## MACRegister
module MACRegister(
    input clk,
    input rst,
    input [1:0] opcode,
    input [15:0] a,
    input [15:0] b,
    output [31:0] dataOut
    );
export LEC_CHECK = 0
export CAP_MARGIN = 35
export CELL_PAD_IN_SITES_GLOBAL_PLACEMENT = 2
export CORE_ASPECT_RATIO = 1.11
export CORE_MARGIN = 7
export CORE_UTILIZATION = 40
export MAX_ROUTING_LAYER = met4
export PLACE_DENSITY_LB_ADDON = 0.25
export SLEW_MARGIN = 20
export TNS_END_PERCENT = 15
create_clock -name core_clock -period 19.0 [get_ports {clk}]
run.sh (not shown) runs the stock make flow with config.mk's settings and CLKGATE_MAP_FILE=.
The starting point finished with timing, DRC and antenna clean.
Change:
--- a/flow/config.mk
+++ b/flow/config.mk
@@ -7,8 +7,11 @@
 export LEC_CHECK = 0
 export CAP_MARGIN = 35
-export CELL_PAD_IN_SITES_GLOBAL_PLACEMENT = 2
+export CELL_PAD_IN_SITES_DETAIL_PLACEMENT = 2
+export CELL_PAD_IN_SITES_GLOBAL_PLACEMENT = 3
 export CORE_ASPECT_RATIO = 1.11
 export CORE_MARGIN = 7
 export CORE_UTILIZATION = 40
+export CTS_CLUSTER_DIAMETER = 341
+export GPL_TIMING_DRIVEN = 0
 export MAX_ROUTING_LAYER = met4
 export PLACE_DENSITY_LB_ADDON = 0.25
==> flow/constraint.sdc (replaced) <==
create_clock -name core_clock -period 11.9 [get_ports {clk}]
set_input_delay 2.3800 -clock core_clock [delete_from_list [all_inputs] [get_ports {clk}]]
set_output_delay 2.3800 -clock core_clock [all_outputs]
set_load 0.01 [all_outputs]
After rerunning:
- Now the flow reached the layout checks and failed them: negative setup slack
- first-iteration DRC count rises by 17%
- final area increases by 5.9%
- routed wire length climbs by 55%
- count of clock-buffer cells in the layout came out higher by 1
- hold slack is better by 8.8 ps
- final cell count came out higher by 4.7%
- core utilization came out higher by 2.7 points
- die area stays the same
Change:
==> flow/config.mk (replaced) <==
export PLATFORM = sky130hd
export DESIGN_NAME = MACRegister
export DESIGN_NICKNAME = MACRegister
export VERILOG_FILES = /design/flow/design.v
export SDC_FILE = /design/flow/constraint.sdc
export NUM_CORES = 4
export LEC_CHECK = 0
export CAP_MARGIN = 20
export CORE_MARGIN = 2
export CORE_UTILIZATION = 65
export SETUP_SLACK_MARGIN = 1.0
export SLEW_MARGIN = 20
==> flow/constraint.sdc (replaced) <==
create_clock -name core_clock -period 19.2 [get_ports {clk}]
set_input_delay 3.8400 -clock core_clock [delete_from_list [all_inputs] [get_ports {clk}]]
set_output_delay 3.8400 -clock core_clock [all_outputs]
set_load 0.01 [all_outputs]
Effect: The new run produced a clean layout; wire length went down by 34%; critical path depth came out lower by 1; clock skew went down by 3.7 ps; count of clock-buffer cells in the layout is unchanged; hold slack is worse by 6.8 ps; setup slack improves by 5500 ps; synthesized cell count stays the same.
Change:
--- a/flow/config.mk
+++ b/flow/config.mk
@@ -6,7 +6,8 @@
 export NUM_CORES = 4
 export LEC_CHECK = 0
+export ABC_AREA = 1
 export CAP_MARGIN = 20
 export CORE_MARGIN = 2
-export CORE_UTILIZATION = 65
+export CORE_UTILIZATION = 72
 export SETUP_SLACK_MARGIN = 1.0
 export SLEW_MARGIN = 20
==> flow/constraint.sdc (replaced) <==
create_clock -name core_clock -period 11.4 [get_ports {clk}]
set_input_delay 2.2800 -clock core_clock [delete_from_list [all_inputs] [get_ports {clk}]]
set_output_delay 2.2800 -clock core_clock [all_outputs]
set_load 0.01 [all_outputs]
=>
- The changed run finished but failed the layout checks on negative setup slack
- wire length went up by 15%
- final area is higher by about 7%
- via count goes up by 17%
- global-route usage went up by 3.6 points
- non-clock buffer count rose by 52
- final cell count is higher by 22%
- setup slack gets worse by 5700 ps

* * *

Starting RTL as in the previous note.
Design MACRegister, start of the top module:
module MACRegister(
    input clk,
    input rst,
    input [1:0] opcode,
    input [15:0] a,
    input [15:0] b,
    output [31:0] dataOut
    );
clock: 5.45 ns
lec_check: 0
cap_margin: 0
core_margin: 2
core_utilization: 72
cts_cluster_diameter: 378
cts_cluster_size: 13
place_density: 0.64
setup_slack_margin: 1.29
slew_margin: 20
The starting point finished but failed the layout checks on negative setup slack.
==> next run, changes <==
--- a/flow/config.mk
+++ b/flow/config.mk
@@ -8 +8 @@
-export CAP_MARGIN = 0
+export CAP_MARGIN = 20
@@ -10,5 +10,2 @@
-export CORE_UTILIZATION = 72
-export CTS_CLUSTER_DIAMETER = 378
-export CTS_CLUSTER_SIZE = 13
-export PLACE_DENSITY = 0.64
-export SETUP_SLACK_MARGIN = 1.29
+export CORE_UTILIZATION = 9
+export SETUP_SLACK_MARGIN = 1.0
==> flow/constraint.sdc (replaced) <==
create_clock -name core_clock -period 19.2 [get_ports {clk}]
set_input_delay 3.8400 -clock core_clock [delete_from_list [all_inputs] [get_ports {clk}]]
set_output_delay 3.8400 -clock core_clock [all_outputs]
set_load 0.01 [all_outputs]
=>
- The new run finished with timing, DRC and antenna clean
- global-route usage goes down by 28 points
- sequential share of layout area fell by 0.28 points
- non-clock buffer count came out lower by 71
